// gemm_mem
module gemm_mem(
  input wire clk,
  input wire rst,
  input wire out_rdy,
  input wire v0__read_req_rdy,
  input wire [31:0] v0__read_resp,
  input wire v0__read_resp_vld,
  input wire v0__write_completion_vld,
  input wire v0__write_req_rdy,
  input wire [31:0] v0_in,
  input wire v0_in_vld,
  input wire v1__read_req_rdy,
  input wire [31:0] v1__read_resp,
  input wire v1__read_resp_vld,
  input wire v1__write_completion_vld,
  input wire v1__write_req_rdy,
  input wire [31:0] v1_in,
  input wire v1_in_vld,
  input wire [31:0] C_rd_data,
  output wire [31:0] out,
  output wire out_vld,
  output wire [3:0] v0__read_req,
  output wire v0__read_req_vld,
  output wire v0__read_resp_rdy,
  output wire v0__write_completion_rdy,
  output wire [35:0] v0__write_req,
  output wire v0__write_req_vld,
  output wire v0_in_rdy,
  output wire [3:0] v1__read_req,
  output wire v1__read_req_vld,
  output wire v1__read_resp_rdy,
  output wire v1__write_completion_rdy,
  output wire [35:0] v1__write_req,
  output wire v1__write_req_vld,
  output wire v1_in_rdy,
  output wire [3:0] C_rd_addr,
  output wire C_rd_en,
  output wire [3:0] C_wr_addr,
  output wire [31:0] C_wr_data,
  output wire C_wr_en
);
Size: roughly 3400 cells after synthesis, ~250 flip-flops, ~340 I/O pins, ~0.029 mm^2 of cells after synthesis.
clock: 3.53 ns
lec_check: 0
abc_area: 0
cap_margin: 20
core_margin: 2
core_utilization: 72
cts_cluster_diameter: 393
cts_cluster_size: 99
setup_slack_margin: 0.83
slew_margin: 20
tns_end_percent: 10
run.sh (not shown) runs the stock make flow with config.mk's settings and CLKGATE_MAP_FILE=.
The starting point ended with an error in global routing (5_1_grt).
Change:
- ABC_AREA: 0 -> unset
- CORE_UTILIZATION: 72 -> 11
- CTS_CLUSTER_DIAMETER: 393 -> unset
- CTS_CLUSTER_SIZE: 99 -> unset
- SETUP_SLACK_MARGIN: 0.83 -> unset
- TNS_END_PERCENT: 10 -> unset
- clock period: 3.53 -> 9.85 ns (I/O delays scaled with it)
The new run ran to the end with no violations.
Area after synthesis does not change.
Synthesized cell count stays the same.
Die size rises to 6.4 times its value.
Change:
- CORE_UTILIZATION: 11 -> 58
- clock period: 9.85 -> 5.1 ns (I/O delays scaled with it)
This time the run produced a layout that fails on negative setup slack.
Design area decreases by 1.1%.
Clock skew increases by 0.021 ns.
Non-clock buffer count increases by 234.
Hold slack is about the same.
Via count increases by 8.6%.
Change:
- ABC_AREA: unset -> 1
- CORE_UTILIZATION: 58 -> 72
- PLACE_DENSITY: unset -> 0.79
- clock period: 5.1 -> 6.23 ns (I/O delays scaled with it)
=>
- This time the run ended with an error in global routing (5_1_grt)
- synthesized cell count is higher by a quarter to a third
- die area drops by about a fifth
- synthesized area came out higher by a few percent

* * *

## build 1
Starting RTL as in the previous note.
## gemm_mem
module gemm_mem(
  input wire clk,
  input wire rst,
  input wire out_rdy,
  input wire v0__read_req_rdy,
  input wire [31:0] v0__read_resp,
  input wire v0__read_resp_vld,
  input wire v0__write_completion_vld,
  input wire v0__write_req_rdy,
  input wire [31:0] v0_in,
  input wire v0_in_vld,
  input wire v1__read_req_rdy,
  input wire [31:0] v1__read_resp,
  input wire v1__read_resp_vld,
  input wire v1__write_completion_vld,
  input wire v1__write_req_rdy,
  input wire [31:0] v1_in,
  input wire v1_in_vld,
  input wire [31:0] C_rd_data,
  output wire [31:0] out,
  output wire out_vld,
  output wire [3:0] v0__read_req,
  output wire v0__read_req_vld,
  output wire v0__read_resp_rdy,
  output wire v0__write_completion_rdy,
  output wire [35:0] v0__write_req,
  output wire v0__write_req_vld,
  output wire v0_in_rdy,
  output wire [3:0] v1__read_req,
  output wire v1__read_req_vld,
  output wire v1__read_resp_rdy,
  output wire v1__write_completion_rdy,
  output wire [35:0] v1__write_req,
  output wire v1__write_req_vld,
  output wire v1_in_rdy,
  output wire [3:0] C_rd_addr,
  output wire C_rd_en,
  output wire [3:0] C_wr_addr,
  output wire [31:0] C_wr_data,
  output wire C_wr_en
);
clock: 8.24 ns
lec_check: 0
abc_area: 1
cap_margin: 20
core_aspect_ratio: 0.96
core_margin: 2
core_utilization: 65
cts_cluster_diameter: 29
hold_slack_margin: 0.3
max_routing_layer: met4
slew_margin: 20
What build 74 does differently from build 1 at the input level:
# build 1
export LEC_CHECK = 0
export ABC_AREA = 1
export CAP_MARGIN = 20
export CORE_ASPECT_RATIO = 0.96
export CORE_MARGIN = 2
export CORE_UTILIZATION = 65
export CTS_CLUSTER_DIAMETER = 29
export HOLD_SLACK_MARGIN = 0.3
export MAX_ROUTING_LAYER = met4
export SLEW_MARGIN = 20
create_clock -name core_clock -period 8.24 [get_ports {clk}]
# build 74
export LEC_CHECK = 0
export ABC_AREA = 1
export CAP_MARGIN = 20
export CORE_ASPECT_RATIO = 0.96
export CORE_MARGIN = 2
export CORE_UTILIZATION = 70
export MAX_ROUTING_LAYER = met4
export PLACE_DENSITY_LB_ADDON = 0.02
export SLEW_MARGIN = 20
create_clock -name core_clock -period 12.2 [get_ports {clk}]
--- outcome ---
Build 74 ended with every stage complete and zero timing, DRC or antenna violations.
Compared to build 1, build 74 has biggest fanout along the worst timing path 42 higher.
Build 74 against build 1: number of iterations in the first detailed-routing pass went down by 2; die size decreased by about 7% relative to the old numbers; routed wire length fell by 6.2%; total design power now smaller; global-route usage over all layers now sits higher.
Build 74 vs build 1 — leakage dissipation dropped by a few percent
Diff build 1 -> build 74: critical path depth now smaller, final-layout non-clock buffer area share comparable, fraction of power consumed by the clock network now smaller, met2 global-route usage now larger.
Modified inputs, build 31 compared to build 74
# build 74
export LEC_CHECK = 0
export ABC_AREA = 1
export CAP_MARGIN = 20
export CORE_ASPECT_RATIO = 0.96
export CORE_MARGIN = 2
export CORE_UTILIZATION = 70
export MAX_ROUTING_LAYER = met4
export PLACE_DENSITY_LB_ADDON = 0.02
export SLEW_MARGIN = 20
create_clock -name core_clock -period 12.2 [get_ports {clk}]
# build 31
export LEC_CHECK = 0
export ABC_AREA = 1
export CAP_MARGIN = 20
export CORE_MARGIN = 2
export CORE_UTILIZATION = 68
export CTS_CLUSTER_DIAMETER = 246
export MAX_ROUTING_LAYER = met4
export SLEW_MARGIN = 20
create_clock -name core_clock -period 5.43 [get_ports {clk}]
[flow] build 31 | stages: complete | final checks: fail | reason: setup timing. Summary — clock network latency to the later pin of the worst-skew pair, build 31 relative to build 74: higher, by 60 ps. Post-route worst hold slack: build 31 vs build 74 — no meaningful difference. In the metrics for build 31 and build 74, the one carrying the lower total combinational power is build 74. What build 74 reported for first-pass GRT wire length has to be multiplied by 1.14 to get the figure for build 31.
[inputs] build 32 vs build 31
# build 31
export LEC_CHECK = 0
export ABC_AREA = 1
export CAP_MARGIN = 20
export CORE_MARGIN = 2
export CORE_UTILIZATION = 68
export CTS_CLUSTER_DIAMETER = 246
export MAX_ROUTING_LAYER = met4
export SLEW_MARGIN = 20
create_clock -name core_clock -period 5.43 [get_ports {clk}]
# build 32
export LEC_CHECK = 0
export ABC_AREA = 1
export CAP_MARGIN = 20
export CORE_MARGIN = 2
export CORE_UTILIZATION = 71
export MAX_ROUTING_LAYER = met4
export PLACE_DENSITY = 0.78
export SLEW_MARGIN = 20
create_clock -name core_clock -period 6.4 [get_ports {clk}]
[summary]
Fmax shrinks by more than 10% when moving from build 31 to build 32.
[build 32] flow finished | final checks: failed | reasons: setup timing
Build 32 -> build 31: post-synthesis cell type count delta 0, exact match
Summary of build 32 over build 31: maximum vdd ir drop decreased by about 11% relative to the old numbers; fraction of area in clock buffers and inverters closely matched the old numbers.
Input-level comparison between build 18 and build 32:
# build 32
export LEC_CHECK = 0
export ABC_AREA = 1
export CAP_MARGIN = 20
export CORE_MARGIN = 2
export CORE_UTILIZATION = 71
export MAX_ROUTING_LAYER = met4
export PLACE_DENSITY = 0.78
export SLEW_MARGIN = 20
create_clock -name core_clock -period 6.4 [get_ports {clk}]
# build 18
export LEC_CHECK = 0
export CAP_MARGIN = 20
export CORE_MARGIN = 2
export CORE_UTILIZATION = 44
export SLEW_MARGIN = 20
create_clock -name core_clock -period 5.35 [get_ports {clk}]
### Flow results
- Build 18 gives less cell leakage power than build 32 did.
- Number of cells on the critical path: higher on build 18
- Build 18 completed end to end; final checks failed (setup timing).
- Compared with build 32, build 18 shows a higher clock network fraction of total power.
Edits applied to the flow inputs when going from build 18 to build 72:
# build 18
export LEC_CHECK = 0
export CAP_MARGIN = 20
export CORE_MARGIN = 2
export CORE_UTILIZATION = 44
export SLEW_MARGIN = 20
create_clock -name core_clock -period 5.35 [get_ports {clk}]
# build 72
export LEC_CHECK = 0
export CAP_MARGIN = 20
export CORE_MARGIN = 2
export CORE_UTILIZATION = 40
export SETUP_SLACK_MARGIN = 1.88
export SLEW_MARGIN = 20
create_clock -name core_clock -period 7.78 [get_ports {clk}]
## What came out
[flow] build 18 | stages: complete | final checks: fail | reason: setup timing. Build 72 completed every stage of the flow, and the final layout passed the timing, design-rule and antenna checks. Relative to build 18, number of fill cells increased by 19% in build 72. Build 72 has more setup slack than build 18. Of build 72 and build 18, it is build 72 that has the lower post-detailed-route wirelength per cell. Build 72 gives more die width than build 18 did. Taking build 18 as the reference, in build 72 hold slack now smaller; combinational-cell power consumption went down by about 32%; wire length on met1 rose 1000 um. Build 18 → build 72: routing usage on met1 lower, post-detailed-routing wire length has decreased, cell area moved down.

* * *

== the baseline ==
gemm_mem again, from the RTL that the note above started with.
Settings: LEC_CHECK=0, ABC_AREA=1, CAP_MARGIN=20, CORE_ASPECT_RATIO=0.84, CORE_MARGIN=2, CORE_UTILIZATION=71, HOLD_SLACK_MARGIN=0.29, MAX_ROUTING_LAYER=met4, PLACE_DENSITY=0.62, SETUP_SLACK_MARGIN=0.83, SLEW_MARGIN=20; clock period 6.64 ns.
To summarise the baseline: no stage aborted, but the layout did not pass its checks, failing on negative setup slack.
Changes in the candidate relative to the baseline:
- swapping 0.83 for -0.41 in SETUP_SLACK_MARGIN
- clearing HOLD_SLACK_MARGIN, which used to be 0.29
- swapping 6.64 for 5.55 in the clock period (ns, I/O delays scaled along)
Findings:
In the summary table, the candidate is marked failed, with error ODB-0269 raised in global routing (5_1_grt).
Reported for the candidate and the baseline, share of the core filled by cells before placement turned out identical to the last digit.
The candidate has number of gates resized after cts above what the baseline had.
From the baseline to the candidate, chip area did not move at all.
The higher area after detailed placement of the candidate and the baseline is in the candidate.

* * *

Starting RTL as in the previous note.
## gemm_mem
module gemm_mem(
  input wire clk,
  input wire rst,
  input wire out_rdy,
  input wire v0__read_req_rdy,
  input wire [31:0] v0__read_resp,
  input wire v0__read_resp_vld,
  input wire v0__write_completion_vld,
  input wire v0__write_req_rdy,
  input wire [31:0] v0_in,
  input wire v0_in_vld,
  input wire v1__read_req_rdy,
  input wire [31:0] v1__read_resp,
  input wire v1__read_resp_vld,
  input wire v1__write_completion_vld,
  input wire v1__write_req_rdy,
  input wire [31:0] v1_in,
  input wire v1_in_vld,
  input wire [31:0] C_rd_data,
  output wire [31:0] out,
  output wire out_vld,
  output wire [3:0] v0__read_req,
  output wire v0__read_req_vld,
  output wire v0__read_resp_rdy,
  output wire v0__write_completion_rdy,
  output wire [35:0] v0__write_req,
  output wire v0__write_req_vld,
  output wire v0_in_rdy,
  output wire [3:0] v1__read_req,
  output wire v1__read_req_vld,
  output wire v1__read_resp_rdy,
  output wire v1__write_completion_rdy,
  output wire [35:0] v1__write_req,
  output wire v1__write_req_vld,
  output wire v1_in_rdy,
  output wire [3:0] C_rd_addr,
  output wire C_rd_en,
  output wire [3:0] C_wr_addr,
  output wire [31:0] C_wr_data,
  output wire C_wr_en
);
==> flow/config.mk <==
export PLATFORM = sky130hd
export DESIGN_NAME = gemm_mem
export DESIGN_NICKNAME = gemm_mem
export VERILOG_FILES = /design/flow/design.v
export SDC_FILE = /design/flow/constraint.sdc
export NUM_CORES = 4
export LEC_CHECK = 0
export ABC_AREA = 1
export CAP_MARGIN = 20
export CORE_MARGIN = 2
export CORE_UTILIZATION = 67
export CTS_CLUSTER_SIZE = 75
export SETUP_SLACK_MARGIN = 1.35
export SLEW_MARGIN = 20
==> flow/constraint.sdc <==
create_clock -name core_clock -period 4.57 [get_ports {clk}]
set_input_delay 0.9140 -clock core_clock [delete_from_list [all_inputs] [get_ports {clk}]]
set_output_delay 0.9140 -clock core_clock [all_outputs]
set_load 0.01 [all_outputs]
The first run completed and failed the layout checks on setup timing.
Edit:
Settings changed: CORE_UTILIZATION 67 to 72, CTS_CLUSTER_SIZE 75 to default, PLACE_DENSITY from default to 0.79, SETUP_SLACK_MARGIN 1.35 to default.
Clock period 4.57 ns to 6.25 ns, I/O delays scaled along.
Now the flow died in 5_1_grt on GRT-0232.
Area after synthesis does not change.
Die size decreases by a few percent.
Synthesized cell count is unchanged.
Edit:
Settings changed: ABC_AREA 1 to default, CORE_UTILIZATION 72 to 40, PLACE_DENSITY 0.79 to default.
Clock period 6.25 ns to 13.4 ns, I/O delays scaled along.
Now the flow passed the timing, design-rule and antenna checks. Synthesized area came out lower by 4.5%. Die area increases by 70%. Synthesized cell count drops by 19%.

* * *

Setup of the previous run:
gemm_mem again, from the RTL that the note above started with.
// gemm_mem
module gemm_mem(
  input wire clk,
  input wire rst,
  input wire out_rdy,
  input wire v0__read_req_rdy,
  input wire [31:0] v0__read_resp,
  input wire v0__read_resp_vld,
  input wire v0__write_completion_vld,
  input wire v0__write_req_rdy,
  input wire [31:0] v0_in,
  input wire v0_in_vld,
  input wire v1__read_req_rdy,
  input wire [31:0] v1__read_resp,
  input wire v1__read_resp_vld,
  input wire v1__write_completion_vld,
  input wire v1__write_req_rdy,
  input wire [31:0] v1_in,
  input wire v1_in_vld,
  input wire [31:0] C_rd_data,
  output wire [31:0] out,
  output wire out_vld,
  output wire [3:0] v0__read_req,
  output wire v0__read_req_vld,
  output wire v0__read_resp_rdy,
  output wire v0__write_completion_rdy,
  output wire [35:0] v0__write_req,
  output wire v0__write_req_vld,
  output wire v0_in_rdy,
  output wire [3:0] v1__read_req,
  output wire v1__read_req_vld,
  output wire v1__read_resp_rdy,
  output wire v1__write_completion_rdy,
  output wire [35:0] v1__write_req,
  output wire v1__write_req_vld,
  output wire v1_in_rdy,
  output wire [3:0] C_rd_addr,
  output wire C_rd_en,
  output wire [3:0] C_wr_addr,
  output wire [31:0] C_wr_data,
  output wire C_wr_en
);
export LEC_CHECK = 0
export ABC_AREA = 1
export CAP_MARGIN = 20
export CORE_ASPECT_RATIO = 0.84
export CORE_MARGIN = 2
export CORE_UTILIZATION = 68
export MAX_ROUTING_LAYER = met4
export PLACE_DENSITY = 0.62
export SETUP_SLACK_MARGIN = -0.55
export SLEW_MARGIN = 0
create_clock -name core_clock -period 5.59 [get_ports {clk}]
[flow] the previous run | stages: complete | final checks: fail | reason: negative setup slack
--- input diff the previous run..the current run ---
- clearing SETUP_SLACK_MARGIN, which used to be -0.55
- swapping 0.84 for 0.96 in CORE_ASPECT_RATIO
- swapping 0 for 20 in SLEW_MARGIN
- swapping 68 for 57 in CORE_UTILIZATION
- clearing PLACE_DENSITY, which used to be 0.62
- swapping 5.59 for 8.24 in the clock period (ns, I/O delays scaled along)
### Flow results
No stage failed in the current run, and the final checks on the layout all came back clean. Relative to the previous run, count of filler cells inserted in the layout increased by 87% in the current run. The current run: worst slack at placement is 2.30 ns higher than what the previous run reported. In the flow results for the previous run and the current run, the pin count of the biggest net entering global routing is larger on the current run. Run comparison: the previous run capture point of the worst path p1_smul_11826[30]$_SDFFE_PP0P_; the current run capture point of the worst path p1_smul_11826[31]$_SDFFE_PP0P_. Number of gates given a new drive strength after cts: the previous run and the current run compared, higher one is the previous run. Taking the previous run as the reference, in the current run wire length of the first global-routing pass down 7.2 mm; part of the total power dissipated in combinational logic down 0.9 points; cell area after technology mapping flat; clock latency on the worst-skew pair up 0.02 ns.
Power is estimated from default activity; no workload was simulated.
